Design component, start of the top module:
module component (
    input  wire         clk,
    input  wire         rst,
    input  wire [31:0]  fifo1_data_in,
    input  wire [31:0]  fifo2_data_in,
    input  wire [31:0]  fifo3_data_in,
    input  wire         fifo1_write_en,
    input  wire         fifo2_write_en,
    input  wire         fifo3_write_en,
    input  wire         fifo1_read_en,
    input  wire         fifo2_read_en,
    input  wire         fifo3_read_en,
    output wire [31:0]  result_out,
    output wire         fifo1_empty,
    output wire         fifo2_empty,
    output wire         fifo3_empty,
    output wire         fifo1_full,
    output wire         fifo2_full,
    output wire         fifo3_full
);
clock: 9.07 ns
lec_check: 0
abc_area: 1
cap_margin: 20
core_margin: 2
core_utilization: 42
gpl_routability_driven: 0
gpl_timing_driven: 0
hold_slack_margin: -0.03
max_routing_layer: met5
min_routing_layer: met1
place_density: 0.6
slew_margin: 35
tns_end_percent: 100
run.sh (not shown) runs the stock make flow with config.mk's settings and CLKGATE_MAP_FILE=.
The first run finished but fails on setup timing.
Edit:
==> flow/config.mk (replaced) <==
export PLATFORM = sky130hd
export DESIGN_NAME = component
export DESIGN_NICKNAME = component
export VERILOG_FILES = /design/flow/design.v
export SDC_FILE = /design/flow/constraint.sdc
export NUM_CORES = 4
export LEC_CHECK = 0
export CAP_MARGIN = 20
export CORE_MARGIN = 2
export CORE_UTILIZATION = 25
export PLACE_DENSITY = 0.6
export SLEW_MARGIN = 20
==> flow/constraint.sdc (replaced) <==
create_clock -name core_clock -period 12.8 [get_ports {clk}]
set_input_delay 2.5600 -clock core_clock [delete_from_list [all_inputs] [get_ports {clk}]]
set_output_delay 2.5600 -clock core_clock [all_outputs]
set_load 0.01 [all_outputs]
This time the run produced a clean layout.
Global-route usage fell by 18 points.
Cell area fell by 4.6%.
Cell count fell by about 15%.
Utilization fell by 23 points.
Synthesized cell count fell by about 33%.
Edit:
--- a/flow/config.mk
+++ b/flow/config.mk
@@ -9,4 +9,5 @@
 export CORE_MARGIN = 2
-export CORE_UTILIZATION = 25
+export CORE_UTILIZATION = 50
 export PLACE_DENSITY = 0.6
 export SLEW_MARGIN = 20
+export TNS_END_PERCENT = 5
==> flow/constraint.sdc (replaced) <==
create_clock -name core_clock -period 10.6 [get_ports {clk}]
set_input_delay 2.1200 -clock core_clock [delete_from_list [all_inputs] [get_ports {clk}]]
set_output_delay 2.1200 -clock core_clock [all_outputs]
set_load 0.01 [all_outputs]
Result: The changed run finished but fails on setup timing. Core utilization grows by 30 points.
Edit:
--- a/flow/config.mk
+++ b/flow/config.mk
@@ -9,3 +9,4 @@
 export CORE_MARGIN = 2
-export CORE_UTILIZATION = 50
+export CORE_UTILIZATION = 58
+export CTS_CLUSTER_DIAMETER = 38
 export PLACE_DENSITY = 0.6
==> flow/constraint.sdc (replaced) <==
create_clock -name core_clock -period 11.0 [get_ports {clk}]
set_input_delay 2.2000 -clock core_clock [delete_from_list [all_inputs] [get_ports {clk}]]
set_output_delay 2.2000 -clock core_clock [all_outputs]
set_load 0.01 [all_outputs]
=>
- The changed run completed, yet does not pass: setup timing
- setup slack gains 0.23 ns
- final area rises by about 2%
- first-iteration DRC count grows by about 9%
- critical path depth stays the same
- routed wire length increases by 0.34%
- worst hold slack hardly moves
- global-route usage climbs by 5.1 points
- final cell count shrinks by 2.7%

========
The RTL this note starts from:
==> flow/design.v <==
module fifo #(
    parameter DEPTH = 32,          
    parameter DATA_WIDTH = 8,      
    parameter PTR_SIZE = 5
) (
    input  wire                   clk,
    input  wire                   rst,
    input  wire                   wr_en,
    input  wire                   re_en,
    input  wire [DATA_WIDTH-1:0]  data_in,
    output wire [DATA_WIDTH-1:0]  data_out,
    output wire                   empty,
    output wire                   full
);
    reg [DATA_WIDTH-1:0] memory [0:DEPTH-1];
    reg [PTR_SIZE-1:0] wr_ptr;
    reg [PTR_SIZE-1:0] rd_ptr;
    reg empty_reg;
    reg full_reg;
    integer i;
    wire wr_fire = wr_en && !full_reg;
    wire rd_fire = re_en && !empty_reg;
    wire [PTR_SIZE-1:0] used = wr_ptr - rd_ptr;
    always @ (posedge clk or posedge rst) begin
        if (rst)
            wr_ptr <= 0;
        else if (wr_fire)
            wr_ptr <= wr_ptr + 1;
    end
    always @ (posedge clk or posedge rst) begin
        if (rst)
            empty_reg <= 1;
        else if (wr_fire && !rd_fire)
            empty_reg <= 0;
        else if (rd_fire && !wr_fire && (used == 1))
            empty_reg <= 1;
    end
    always @ (posedge clk or posedge rst) begin
        if (rst)
            full_reg <= 0;
        else if (wr_fire && !rd_fire && (used == DEPTH - 1))
            full_reg <= 1;
        else if (rd_fire && !wr_fire)
            full_reg <= 0;
    end
    always @ (posedge clk or posedge rst) begin
        if (rst)
            rd_ptr <= 0;
        else if (rd_fire)
            rd_ptr <= rd_ptr + 1;
    end
    always @ (posedge clk or posedge rst) begin
        if (rst) begin
            for (i = 0; i < DEPTH; i = i + 1)
                memory[i] <= {DATA_WIDTH{1'b0}};
        end else if (wr_fire)
            memory[wr_ptr[$clog2(DEPTH)-1:0]] <= data_in;
    end
    assign data_out = (empty_reg) ? {DATA_WIDTH{1'bx}} : memory[rd_ptr[$clog2(DEPTH)-1:0]];
    assign empty = empty_reg;
    assign full  = full_reg;
endmodule
module multiplier #(
    parameter DATA_WIDTH    = 8,                   
    parameter PRODUCT_WIDTH = DATA_WIDTH * 2
) (
    input  wire [DATA_WIDTH-1:0] in1,         
    input  wire [DATA_WIDTH-1:0] in2,          
    output wire [PRODUCT_WIDTH-1:0] product 
);
    assign product = in1 * in2;
endmodule
module adder #(
    parameter DATA_WIDTH = 8,              
    parameter SUM_WIDTH  = DATA_WIDTH + 1   
)(
    input  wire [DATA_WIDTH-1:0] in1,        
    input  wire [DATA_WIDTH-1:0] in2,        
    output wire [SUM_WIDTH-1:0] sum          
);
    assign sum = in1 + in2;
endmodule
module component (
    input  wire         clk,
    input  wire         rst,
    input  wire [31:0]  fifo1_data_in,
    input  wire [31:0]  fifo2_data_in,
    input  wire [31:0]  fifo3_data_in,
    input  wire         fifo1_write_en,
    input  wire         fifo2_write_en,
    input  wire         fifo3_write_en,
    input  wire         fifo1_read_en,
    input  wire         fifo2_read_en,
    input  wire         fifo3_read_en,
    output wire [31:0]  result_out,
    output wire         fifo1_empty,
    output wire         fifo2_empty,
    output wire         fifo3_empty,
    output wire         fifo1_full,
    output wire         fifo2_full,
    output wire         fifo3_full
);
    wire [31:0] fifo1_data_out;
    wire [31:0] fifo2_data_out;
    wire [31:0] fifo3_data_out;
    wire [31:0] mult_result;
    fifo #(
        .DEPTH(16),
        .DATA_WIDTH(32),
        .PTR_SIZE(5)
    ) fifo1_inst (
        .clk(clk),
        .rst(rst),
        .wr_en(fifo1_write_en),
        .re_en(fifo1_read_en),
        .data_in(fifo1_data_in),
        .data_out(fifo1_data_out),
        .empty(fifo1_empty),
        .full(fifo1_full)
    );
    fifo #(
        .DEPTH(16),
        .DATA_WIDTH(32),
        .PTR_SIZE(5)
    ) fifo2_inst (
        .clk(clk),
        .rst(rst),
        .wr_en(fifo2_write_en),
        .re_en(fifo2_read_en),
        .data_in(fifo2_data_in),
        .data_out(fifo2_data_out),
        .empty(fifo2_empty),
        .full(fifo2_full)
    );
    fifo #(
        .DEPTH(16),
        .DATA_WIDTH(32),
        .PTR_SIZE(5)
    ) fifo3_inst (
        .clk(clk),
        .rst(rst),
        .wr_en(fifo3_write_en),
        .re_en(fifo3_read_en),
        .data_in(fifo3_data_in),
        .data_out(fifo3_data_out),
        .empty(fifo3_empty),
        .full(fifo3_full)
    );
    multiplier #(
        .DATA_WIDTH(32),
        .PRODUCT_WIDTH(32)
    ) mult_inst (
        .in1(fifo1_data_out),
        .in2(fifo2_data_out),
        .product(mult_result)
    );
    adder #(
        .DATA_WIDTH(32),
        .SUM_WIDTH(32)
    ) adder_inst (
        .in1(mult_result),
        .in2(fifo3_data_out),
        .sum(result_out)
    );
endmodule
Settings: LEC_CHECK=0, CAP_MARGIN=20, CELL_PAD_IN_SITES_DETAIL_PLACEMENT=0, CORE_MARGIN=4, CORE_UTILIZATION=72, CTS_CLUSTER_SIZE=52, GPL_ROUTABILITY_DRIVEN=1, MAX_ROUTING_LAYER=met4, MIN_ROUTING_LAYER=met1, PLACE_DENSITY_LB_ADDON=0.2, SETUP_SLACK_MARGIN=0.88, SLEW_MARGIN=30; clock period 12.1 ns.
The first run finished but failed the layout checks on negative setup slack.
Then changed:
==> flow/config.mk (replaced) <==
export PLATFORM = sky130hd
export DESIGN_NAME = component
export DESIGN_NICKNAME = component
export VERILOG_FILES = /design/flow/design.v
export SDC_FILE = /design/flow/constraint.sdc
export NUM_CORES = 4
export LEC_CHECK = 0
export CAP_MARGIN = 20
export CORE_MARGIN = 2
export CORE_UTILIZATION = 45
export PLACE_DENSITY = 0.6
export SLEW_MARGIN = 20
==> flow/constraint.sdc (replaced) <==
create_clock -name core_clock -period 12.8 [get_ports {clk}]
set_input_delay 2.5600 -clock core_clock [delete_from_list [all_inputs] [get_ports {clk}]]
set_output_delay 2.5600 -clock core_clock [all_outputs]
set_load 0.01 [all_outputs]
- With this change the flow went through all stages and came out clean
- via count goes down by 6.9%
- final cell count rises by 7.8%
- routed wire length decreases by 0.37%
- first-iteration DRC count drops by 32%
- setup slack gets better by 0.45 ns
- global-route usage fell by 16 points
- cell area is lower by 0.89%
- hold slack is about the same
- core utilization decreases by 32 points
- non-clock buffer count drops by 220
- clock skew is about the same
Then changed:
--- a/flow/config.mk
+++ b/flow/config.mk
@@ -8,5 +8,6 @@
 export CAP_MARGIN = 20
 export CORE_MARGIN = 2
-export CORE_UTILIZATION = 45
+export CORE_UTILIZATION = 58
+export CTS_CLUSTER_DIAMETER = 29
 export PLACE_DENSITY = 0.6
 export SLEW_MARGIN = 20
==> flow/constraint.sdc (replaced) <==
create_clock -name core_clock -period 10.1 [get_ports {clk}]
set_input_delay 2.0200 -clock core_clock [delete_from_list [all_inputs] [get_ports {clk}]]
set_output_delay 2.0200 -clock core_clock [all_outputs]
set_load 0.01 [all_outputs]
After rerunning: With this change the flow completed, yet does not pass: negative setup slack. Routed wire length climbs by about 5%. Worst hold slack barely changes. Core utilization climbs by 23 points. Cell area climbs by 11%.
Then changed:
--- a/flow/config.mk
+++ b/flow/config.mk
@@ -9,5 +9,6 @@
 export CORE_MARGIN = 2
 export CORE_UTILIZATION = 58
-export CTS_CLUSTER_DIAMETER = 29
+export CTS_CLUSTER_DIAMETER = 37
 export PLACE_DENSITY = 0.6
 export SLEW_MARGIN = 20
+export TNS_END_PERCENT = 5
==> flow/constraint.sdc (replaced) <==
create_clock -name core_clock -period 10.3 [get_ports {clk}]
set_input_delay 2.0600 -clock core_clock [delete_from_list [all_inputs] [get_ports {clk}]]
set_output_delay 2.0600 -clock core_clock [all_outputs]
set_load 0.01 [all_outputs]
- The changed run finished with negative setup slack left
- clock-buffer cell count shrinks by 189
- core utilization falls by 2.7 points
- worst setup slack gains 0.31 ns
- final cell count drops by about 2%
- sequential share of layout area rises by 1.3 points
Then changed:
--- a/flow/config.mk
+++ b/flow/config.mk
@@ -8,7 +8,6 @@
 export CAP_MARGIN = 20
 export CORE_MARGIN = 2
-export CORE_UTILIZATION = 58
-export CTS_CLUSTER_DIAMETER = 37
+export CORE_UTILIZATION = 60
+export CTS_CLUSTER_SIZE = 60
 export PLACE_DENSITY = 0.6
 export SLEW_MARGIN = 20
-export TNS_END_PERCENT = 5
==> flow/constraint.sdc (replaced) <==
create_clock -name core_clock -period 8.79 [get_ports {clk}]
set_input_delay 1.7580 -clock core_clock [delete_from_list [all_inputs] [get_ports {clk}]]
set_output_delay 1.7580 -clock core_clock [all_outputs]
set_load 0.01 [all_outputs]
What happened: The new run ran to the end with violations: negative setup slack. Count of clock-buffer cells in the layout goes down by 82. Critical path depth goes down by 1. Sequential cell count does not change. Via count goes down by about 1.1%. Utilization goes down by 0.57 points.
Then changed:
--- a/flow/config.mk
+++ b/flow/config.mk
@@ -8,6 +8,6 @@
 export CAP_MARGIN = 20
 export CORE_MARGIN = 2
-export CORE_UTILIZATION = 60
+export CORE_UTILIZATION = 72
 export CTS_CLUSTER_SIZE = 60
-export PLACE_DENSITY = 0.6
+export PLACE_DENSITY_LB_ADDON = 0.01
 export SLEW_MARGIN = 20
==> flow/constraint.sdc (replaced) <==
create_clock -name core_clock -period 10.2 [get_ports {clk}]
set_input_delay 2.0400 -clock core_clock [delete_from_list [all_inputs] [get_ports {clk}]]
set_output_delay 2.0400 -clock core_clock [all_outputs]
set_load 0.01 [all_outputs]
The changed run completed and failed the layout checks on negative setup slack.
Wire length rose slightly.
Synthesized cell count does not change.
Non-clock buffer count is higher by 8.
Count of clock-buffer cells in the layout goes down by 1.
Clock skew drops by 0.032 ns.
Setup slack gets better by 1.0 ns.
